==> inputs of run H <==
==> flow/design.v <==
module CONV(
	input			clk,               
	input			reset,             
	output reg		busy,	            
	input			ready,	            
	output reg[11:0]	iaddr,            
	input signed[19:0]	idata,            
	output reg 	     cwr,              
	output reg[11:0] 	caddr_wr,         
	output reg[19:0] 	cdata_wr,         
	output reg	 crd,               
	output reg[11:0]	caddr_rd,         
	input	[19:0]		cdata_rd,         
	output reg[2:0] 	csel              
);
parameter signed bias = 40'h0013100000;    
parameter signed K0_0 = 20'h0A89E;         
parameter signed K0_1 = 20'h092D5;         
parameter signed K0_2 = 20'h06D43;         
parameter signed K0_3 = 20'h01004;         
parameter signed K0_4 = 20'hF8F71;         
parameter signed K0_5 = 20'hF6E54;         
parameter signed K0_6 = 20'hFA6D7;         
parameter signed K0_7 = 20'hFC834;         
parameter signed K0_8 = 20'hFAC19;         
parameter IDLE       = 3'd0;    
parameter READ_CONV  = 3'd1;    
parameter WRITE_L0   = 3'd2;    
parameter DELAY1     = 3'd3;    
parameter READ_L0    = 3'd4;    
parameter WRITE_L1   = 3'd5;    
parameter DELAY2     = 3'd6;    
parameter FINISH     = 3'd7;    
reg [5:0] x, y, L1_x, L1_y;             
reg [3:0] counter_kdata, counter_kaddr;   
reg [2:0] counter_layer1;	            
reg [2:0] current_state, next_state;    
reg signed [19:0] Kernel;               
reg signed [39:0] conv_sum;             
reg signed [19:0] idata_tmp;            
wire signed [39:0] data_conv;
wire signed [19:0] conv_result;
assign data_conv = Kernel * idata_tmp;              
assign conv_result[19:0] = conv_sum[35:16] + conv_sum[15];   
always@(*) begin
	case(counter_kdata)
		4'd1: Kernel = K0_0;
		4'd2: Kernel = K0_1;
		4'd3: Kernel = K0_2;
		4'd4: Kernel = K0_3;
		4'd5: Kernel = K0_4;
		4'd6: Kernel = K0_5;
		4'd7: Kernel = K0_6;
		4'd8: Kernel = K0_7;
		4'd9: Kernel = K0_8;
		default: Kernel = 0;
	endcase
end
always@(posedge clk or posedge reset) begin
	if(reset) 
		current_state <= IDLE;
	else 
		current_state <= next_state;
end
always @(*) begin
	case (current_state)
		IDLE:       next_state = (ready) ? READ_CONV : IDLE;
		READ_CONV:  next_state = (counter_kdata == 4'd10) ? WRITE_L0 : READ_CONV;  
		WRITE_L0:   next_state = DELAY1;
		DELAY1:     next_state = (x == 6'd0 && y == 6'd0) ? READ_L0 : READ_CONV;
		READ_L0:    next_state = (counter_layer1 == 3'd4) ? WRITE_L1 : READ_L0;
		WRITE_L1:   next_state = DELAY2;
		DELAY2:     next_state = (L1_x == 6'd0 && L1_y == 6'd0) ? FINISH : READ_L0;
		FINISH:     next_state = FINISH;
		default:    next_state = IDLE;
	endcase
end
always@(posedge clk or posedge reset) begin
	if(reset) begin 
		iaddr <= 12'd0;
	end else if(current_state == READ_CONV) begin 
		case(counter_kaddr)
			4'd0: iaddr <= (y-1)*64 + x-1;
			4'd1: iaddr <= (y-1)*64 + x;
			4'd2: iaddr <= (y-1)*64 + x+1;
			4'd3: iaddr <= y*64 + x-1;
			4'd4: iaddr <= y*64 + x;		 
			4'd5: iaddr <= y*64 + x+1;		
			4'd6: iaddr <= (y+1)*64 + x-1;
			4'd7: iaddr <= (y+1)*64 + x;
			4'd8: iaddr <= (y+1)*64 + x+1;
			default: iaddr <= iaddr;
		endcase
	end
end
always@(posedge clk or posedge reset) begin
	if(reset) 
		counter_kaddr <= 4'd0;
	else if(current_state == READ_CONV) 
		counter_kaddr <= counter_kaddr + 4'd1;
	else 
		counter_kaddr <= counter_kaddr;
end
always@(posedge clk or posedge reset) begin
	if(reset) 
		idata_tmp <= 0;
	else if(current_state == READ_CONV) begin
		case(counter_kdata)
			4'd0: idata_tmp <= (x == 0 || y == 0) ? 20'd0 : idata;
			4'd1: idata_tmp <= (y == 0) ? 20'd0 : idata;
			4'd2: idata_tmp <= (x == 63 || y == 0) ? 20'd0 : idata;
			4'd3: idata_tmp <= (x == 0) ? 20'd0 : idata;
			4'd4: idata_tmp <= idata;
			4'd5: idata_tmp <= (x == 63) ? 20'd0 : idata;
			4'd6: idata_tmp <= (x == 0 || y == 63) ? 20'd0 : idata;
			4'd7: idata_tmp <= (y == 63) ? 20'd0 : idata;
			4'd8: idata_tmp <= (x == 63 || y == 63) ? 20'd0 : idata;
			default: idata_tmp <= idata_tmp;
		endcase
	end 
end
always@(posedge clk or posedge reset) begin
	if(reset) 
		conv_sum <= 40'd0;
	else if(current_state == READ_CONV) begin
		if(counter_kdata == 0) 
			conv_sum <= 40'd0;
		else if(counter_kdata == 10)     
			conv_sum <= conv_sum + bias;
		else  
			conv_sum <= conv_sum + data_conv;  
	end
end
always@(posedge clk or posedge reset) begin
	if(reset) 
		busy <= 0;
	else if(ready) 
		busy <= 1; 
	else if(current_state == FINISH) 
		busy <= 0;
end
always@(posedge clk or posedge reset) begin
	if(reset) 
		cwr <= 1'd0;
	else if(current_state == WRITE_L0 || current_state == WRITE_L1)
		cwr <= 1'd1;
	else 
		cwr <= 1'd0;
end
always@(posedge clk or posedge reset) begin
	if(reset) 
		crd <= 1'd0;
	else if(current_state == READ_L0) 
		crd <= 1'd1;
	else 
		crd <= 1'd0;
end
always@(posedge clk or posedge reset) begin
	if(reset) 
		csel <= 3'b000;
	else if(current_state == WRITE_L0) 
		csel <= 3'b001;
	else if(current_state == WRITE_L1) 
		csel <= 3'b011;
	else if(current_state == READ_L0) 
		csel <= 3'b001;
	else 
		csel <= csel;
end
always@(posedge clk or posedge reset) begin
	if(reset) 
		caddr_rd <= 12'd0;
	else if(current_state == READ_L0) begin
		case(counter_layer1)
			3'd0: caddr_rd <= L1_y*64 + L1_x;
			3'd1: caddr_rd <= L1_y*64 + L1_x+1;
			3'd2: caddr_rd <= (L1_y+1)*64 + L1_x;
			3'd3: caddr_rd <= (L1_y+1)*64 + L1_x+1;
		endcase 
	end
end
always@(posedge clk or posedge reset) begin
	if(reset) 
		caddr_wr <= 0;
	else if(current_state == WRITE_L0)  
		caddr_wr <= y * 64 + x; 
	else if(current_state == WRITE_L1)  
		caddr_wr <= (L1_y/2) * 32 + (L1_x/2);  
end
reg signed [19:0] current_max;
always@(posedge clk or posedge reset) begin
	if(reset) begin
		cdata_wr <= 20'd0;
		current_max <= 20'd0; 
	end else begin
		case(current_state)
			WRITE_L0:  
				cdata_wr <= (conv_sum[39]) ? 20'd0 : conv_result;
			READ_L0: begin				
				if(counter_layer1 == 3'd1) begin	 
					current_max <= cdata_rd; 		 
				end else begin
					current_max <= (cdata_rd > current_max) ? cdata_rd : current_max;
				end
			end
			WRITE_L1: begin
				cdata_wr <= current_max;
				current_max <= 20'h00000;  
			end
			default: begin
			end
		endcase
	end
end
always@(posedge clk or posedge reset) begin
	if(reset) begin
		x <= 6'd0; 
		y <= 6'd0;
	end else if(current_state == WRITE_L0) begin
		if(x == 6'd63) begin  
			x <= 6'd0;
			y <= y + 6'd1;
		end else begin
			x <= x + 6'd1;
		end
	end
end
always@(posedge clk or posedge reset) begin
	if(reset) begin
		L1_x <= 6'd0; 
		L1_y <= 6'd0;
	end else if(current_state == WRITE_L1) begin
		if(L1_x == 6'd62) begin
			L1_x <= 0;
			L1_y <= L1_y + 2;
		end else begin
			L1_x <= L1_x + 2;
		end
	end
end
always@(posedge clk or posedge reset) begin
	if(reset) 
		counter_kdata <= 4'd0;
	else 
		counter_kdata <= counter_kaddr;
end
always@(posedge clk or posedge reset) begin
	if(reset) 
		counter_layer1 <= 0;
	else if(current_state == READ_L0) 
		counter_layer1 <= counter_layer1 + 3'd1;
	else 
		counter_layer1 <= 0;
end
endmodule
==> flow/run.sh <==
#!/bin/bash
# the make line also repeats each setting of config.mk as NAME=value (left out here)
make -C /OpenROAD-flow-scripts/flow DESIGN_CONFIG=/design/flow/config.mk WORK_HOME=/design/flow/orfs CLKGATE_MAP_FILE= finish
==> flow/config.mk <==
export PLATFORM = sky130hd
export DESIGN_NAME = CONV
export DESIGN_NICKNAME = CONV
export VERILOG_FILES = /design/flow/design.v
export SDC_FILE = /design/flow/constraint.sdc
export NUM_CORES = 4
export LEC_CHECK = 0
export CAP_MARGIN = 20
export CORE_MARGIN = 2
export CORE_UTILIZATION = 69
export CTS_CLUSTER_DIAMETER = 120
export CTS_CLUSTER_SIZE = 98
export SLEW_MARGIN = 20
==> flow/constraint.sdc <==
create_clock -name core_clock -period 6.44 [get_ports {clk}]
set_input_delay 1.2880 -clock core_clock [delete_from_list [all_inputs] [get_ports {clk}]]
set_output_delay 1.2880 -clock core_clock [all_outputs]
set_load 0.01 [all_outputs]
==> run X (differences from run H) <==
- CORE_UTILIZATION: 69 -> 72
- CTS_CLUSTER_DIAMETER: 120 -> default
- CTS_CLUSTER_SIZE: 98 -> 82
- PLACE_DENSITY_LB_ADDON: default -> 0.08
- SETUP_SLACK_MARGIN: default -> 1.57
==> flow/constraint.sdc (replaced) <==
create_clock -name core_clock -period 5.45 [get_ports {clk}]
set_input_delay 1.0900 -clock core_clock [delete_from_list [all_inputs] [get_ports {clk}]]
set_output_delay 1.0900 -clock core_clock [all_outputs]
set_load 0.01 [all_outputs]
==> out/metrics.yaml <==
die:
  fp_util_pct: 70.4
final_timing:
  setup_viol: 28
  setup_slack_ns: -1.34
routing:
  antenna_cells: 4
  wirelength_um: 75400
run_status:
  so.violations: "negative setup slack"
  status: "finished with violations"
# the run above: run H

==> out/metrics.yaml <==
run_status:
  status: "aborted with a tool error"
  haltStage: "5_1_grt"
placement:
  pre_cts_slack_ns: -2.41
die:
  fp_util_pct: 73.0
clock_tree:
  hold_buffers: 0
synthesis:
  synth.logic.top_family: "adder cells"
# the run above: run X

